## CORDIC_tanInv_sqrt
module CORDIC_tanInv_sqrt(
    output [15:0] X0,   
    output [15:0] Y0,   
    output [15:0] Z0,   
    input  [15:0] Xin,
    input  [15:0] Yin,
    input  [15:0] Zin,   
    input  clk
);
For scale: ~5800 cells after synthesis, about 820 flip-flops, roughly 97 I/O pins.
clock: 3.14 ns
lec_check: 0
cap_margin: 15
cell_pad_in_sites_detail_placement: 1
cell_pad_in_sites_global_placement: 3
core_aspect_ratio: 1.65
core_margin: 8
core_utilization: 45
cts_cluster_diameter: 299
gpl_routability_driven: 1
max_routing_layer: met4
place_density_lb_addon: 0.06
slew_margin: 15
run.sh (not shown) runs the stock make flow with config.mk's settings and CLKGATE_MAP_FILE=.
Change:
Settings changed: CELL_PAD_IN_SITES_DETAIL_PLACEMENT 1 to not set, CELL_PAD_IN_SITES_GLOBAL_PLACEMENT 3 to not set, CORE_ASPECT_RATIO 1.65 to 0.91, CORE_MARGIN 8 to 2, CORE_UTILIZATION 45 to 72, CTS_CLUSTER_DIAMETER 299 to 29, CTS_CLUSTER_SIZE set to 45, PLACE_DENSITY_LB_ADDON 0.06 to not set, SETUP_SLACK_MARGIN set to 0.79, SLEW_MARGIN 15 to 10.
Clock period 3.14 ns to 2.96 ns, I/O delays scaled along.
What happened: The new run stopped in global routing (5_1_grt). Die area falls by 41%. Synthesized cell count does not change. Synthesized area does not change.
Change:
Settings changed: CAP_MARGIN 15 to 20, CORE_ASPECT_RATIO 0.91 to not set, CORE_UTILIZATION 72 to 70, CTS_CLUSTER_DIAMETER 29 to not set, CTS_CLUSTER_SIZE 45 to not set, GPL_ROUTABILITY_DRIVEN 1 to not set, MAX_ROUTING_LAYER met4 to not set, SETUP_SLACK_MARGIN 0.79 to not set, SLEW_MARGIN 10 to 20.
Clock period 2.96 ns to 3.41 ns, I/O delays scaled along.
Outcome:
- The new run completed with no timing, DRC or antenna violations
- die size went up by about 2.8%
- synthesized cell count stays the same
- synthesized area does not change
Change:
Settings changed: CORE_UTILIZATION 70 to 45.
Clock period 3.41 ns to 3.71 ns, I/O delays scaled along.
- The changed run finished clean
- design area grows slightly
- die area rises by well over a third
- synthesized cell count stays the same
- non-clock buffer count decreases by 42
- register-to-register slack improved by 0.18 ns

---

## run 1
Starting RTL as in the previous note.
make LEC_CHECK=0 CAP_MARGIN=15 CORE_ASPECT_RATIO=1.65 CORE_MARGIN=2 CORE_UTILIZATION=45 CTS_CLUSTER_DIAMETER=361 GPL_ROUTABILITY_DRIVEN=1 MAX_ROUTING_LAYER=met4 SLEW_MARGIN=10 finish   # period 3.14 ns
Run 1 ended with every stage complete and zero timing, DRC or antenna violations.
Changes in run 2 relative to run 1:
--- a/flow/config.mk
+++ b/flow/config.mk
@@ -8,2 +8 @@
-export CAP_MARGIN = 15
-export CORE_ASPECT_RATIO = 1.65
+export CAP_MARGIN = 20
@@ -11,5 +10,2 @@
-export CORE_UTILIZATION = 45
-export CTS_CLUSTER_DIAMETER = 361
-export GPL_ROUTABILITY_DRIVEN = 1
-export MAX_ROUTING_LAYER = met4
-export SLEW_MARGIN = 10
+export CORE_UTILIZATION = 70
+export SLEW_MARGIN = 20
==> flow/constraint.sdc <==
create_clock -name core_clock -period 3.12 [get_ports {clk}]
set_input_delay 0.6240 -clock core_clock [delete_from_list [all_inputs] [get_ports {clk}]]
set_output_delay 0.6240 -clock core_clock [all_outputs]
set_load 0.01 [all_outputs]
==> results <==
In terms of clock transition time at the flip-flop clock pins of the worst setup and hold paths, run 2 and run 1 differ only marginally. Horizontal die size grows by a few percent when moving from run 1 to run 2. Compare run 1 and run 2 | synthesis-to-layout area growth lower: run 2. Placed wire-length estimate: lower on run 2. Changes observed in run 2 relative to run 1: relative area of non-clock buffer cells in the final design down 2.6 points, portion of the clock cycle consumed by the worst path in the final layout increased 1.4 points.
What run 3 does differently from run 2 at the input level:
--- a/flow/config.mk
+++ b/flow/config.mk
@@ -7,0 +8 @@
+export ABC_AREA = 1
@@ -10 +11,4 @@
-export CORE_UTILIZATION = 70
+export CORE_UTILIZATION = 72
+export CTS_CLUSTER_DIAMETER = 174
+export CTS_CLUSTER_SIZE = 10
+export PLACE_DENSITY_LB_ADDON = 0.01
@@ -11,0 +16 @@
+export TNS_END_PERCENT = 5
==> flow/constraint.sdc <==
create_clock -name core_clock -period 2.92 [get_ports {clk}]
set_input_delay 0.5840 -clock core_clock [delete_from_list [all_inputs] [get_ports {clk}]]
set_output_delay 0.5840 -clock core_clock [all_outputs]
set_load 0.01 [all_outputs]
Run 2 → run 3: post-route non-filler standard cell count saw an increase; global-route usage up 5.1 points; sequential share of layout area fell 1.6 points. For number of clock sinks, run 2 and run 3 come out practically identical. Of run 2 and run 3, run 2 shows the higher area added between synthesis and finish, with run 3 below it. Comparing run 2 and run 3, post-route cell area is higher on run 3. Run 2 → run 3: fraction of the core area occupied by cells at floorplan picked up an extra 2.0 points; synthesized area now larger; combinational cell area excluding buffers and inverters higher.
--- input diff run 3..run 4 ---
--- a/flow/config.mk
+++ b/flow/config.mk
@@ -8 +7,0 @@
-export ABC_AREA = 1
@@ -11,4 +10,2 @@
-export CORE_UTILIZATION = 72
-export CTS_CLUSTER_DIAMETER = 174
-export CTS_CLUSTER_SIZE = 10
-export PLACE_DENSITY_LB_ADDON = 0.01
+export CORE_UTILIZATION = 70
+export SETUP_SLACK_MARGIN = 0.91
==> flow/constraint.sdc <==
create_clock -name core_clock -period 3.41 [get_ports {clk}]
set_input_delay 0.6820 -clock core_clock [delete_from_list [all_inputs] [get_ports {clk}]]
set_output_delay 0.6820 -clock core_clock [all_outputs]
set_load 0.01 [all_outputs]
Notes after the runs:
Run 4 vs run 3: compound-cell area share of the yosys netlist up in run 4. Run 4 gives less combined buffer and inverter count along the critical path than run 3 did. Re signal arrival time at the worst endpoint: run 4 is 0.30 ns up on run 3. Final net count was lower in the run labelled run 4. Delta (run 4 minus run 3): clock buffer count now sits higher; multi-input gate area in the final layout now sits lower. Run 4 packs its core tighter than run 3. Run 4 closes out successfully: all stages finished, all timing, DRC and antenna checks passed. In the final reports, the cell area of run 4 is smaller than that of run 3. In run 4 the detailed-route wire length turned out about 15% lower than in run 3.
Modified inputs, run 5 compared to run 4
--- a/flow/config.mk
+++ b/flow/config.mk
@@ -10,2 +10 @@
-export CORE_UTILIZATION = 70
-export SETUP_SLACK_MARGIN = 0.91
+export CORE_UTILIZATION = 36
@@ -13 +11,0 @@
-export TNS_END_PERCENT = 5
==> flow/constraint.sdc <==
create_clock -name core_clock -period 3.71 [get_ports {clk}]
set_input_delay 0.7420 -clock core_clock [delete_from_list [all_inputs] [get_ports {clk}]]
set_output_delay 0.7420 -clock core_clock [all_outputs]
set_load 0.01 [all_outputs]
[summary]
Via count, run 5 vs run 4: down by a little under 10%
Antenna diode count was lower in the run labelled run 5.
On run 5: critical path depth is 1 lower than what run 4 gave.
Changes observed in run 5 relative to run 4: worst hold slack roughly the same; area of all placed cells without fillers lower.
Run 5: full flow OK, the timing, DRC and antenna checks passed
The core area in run 5 sits about 90% above the value recorded for run 4.
Delta (run 5 minus run 4): die outline area now sits higher, layout buffer count excluding clock buffers decreased by 180 relative to the old numbers.
When run 5 is set beside run 4, its overall routing resource usage turns out to be 16 points smaller.
Post-layout instance count excluding filler cells for run 5: about 10% up relative to run 4
Changes in run 6 relative to run 5:
--- a/flow/config.mk
+++ b/flow/config.mk
@@ -10 +10,2 @@
-export CORE_UTILIZATION = 36
+export CORE_UTILIZATION = 40
+export SETUP_SLACK_MARGIN = 1.11
@@ -11,0 +13 @@
+export TNS_END_PERCENT = 5
==> flow/constraint.sdc <==
create_clock -name core_clock -period 7.0 [get_ports {clk}]
set_input_delay 1.4000 -clock core_clock [delete_from_list [all_inputs] [get_ports {clk}]]
set_output_delay 1.4000 -clock core_clock [all_outputs]
set_load 0.01 [all_outputs]
### Flow results
[run 6] stage delay of the slowest cell on the critical path rose 0.21 ns relative to run 5. Run 6 does better than run 5 on wire length of the first global-routing pass. There was hardly any difference in clock latency reported for the late side of the worst-skew pair between run 5 and run 6. Global-route usage (lower): run 5. Of the two values seen for launching element of the worst setup path, vectoring_stages[1].rx.q[1] was produced by run 5 and vectoring_stages[5].ry.q[15] by run 6.
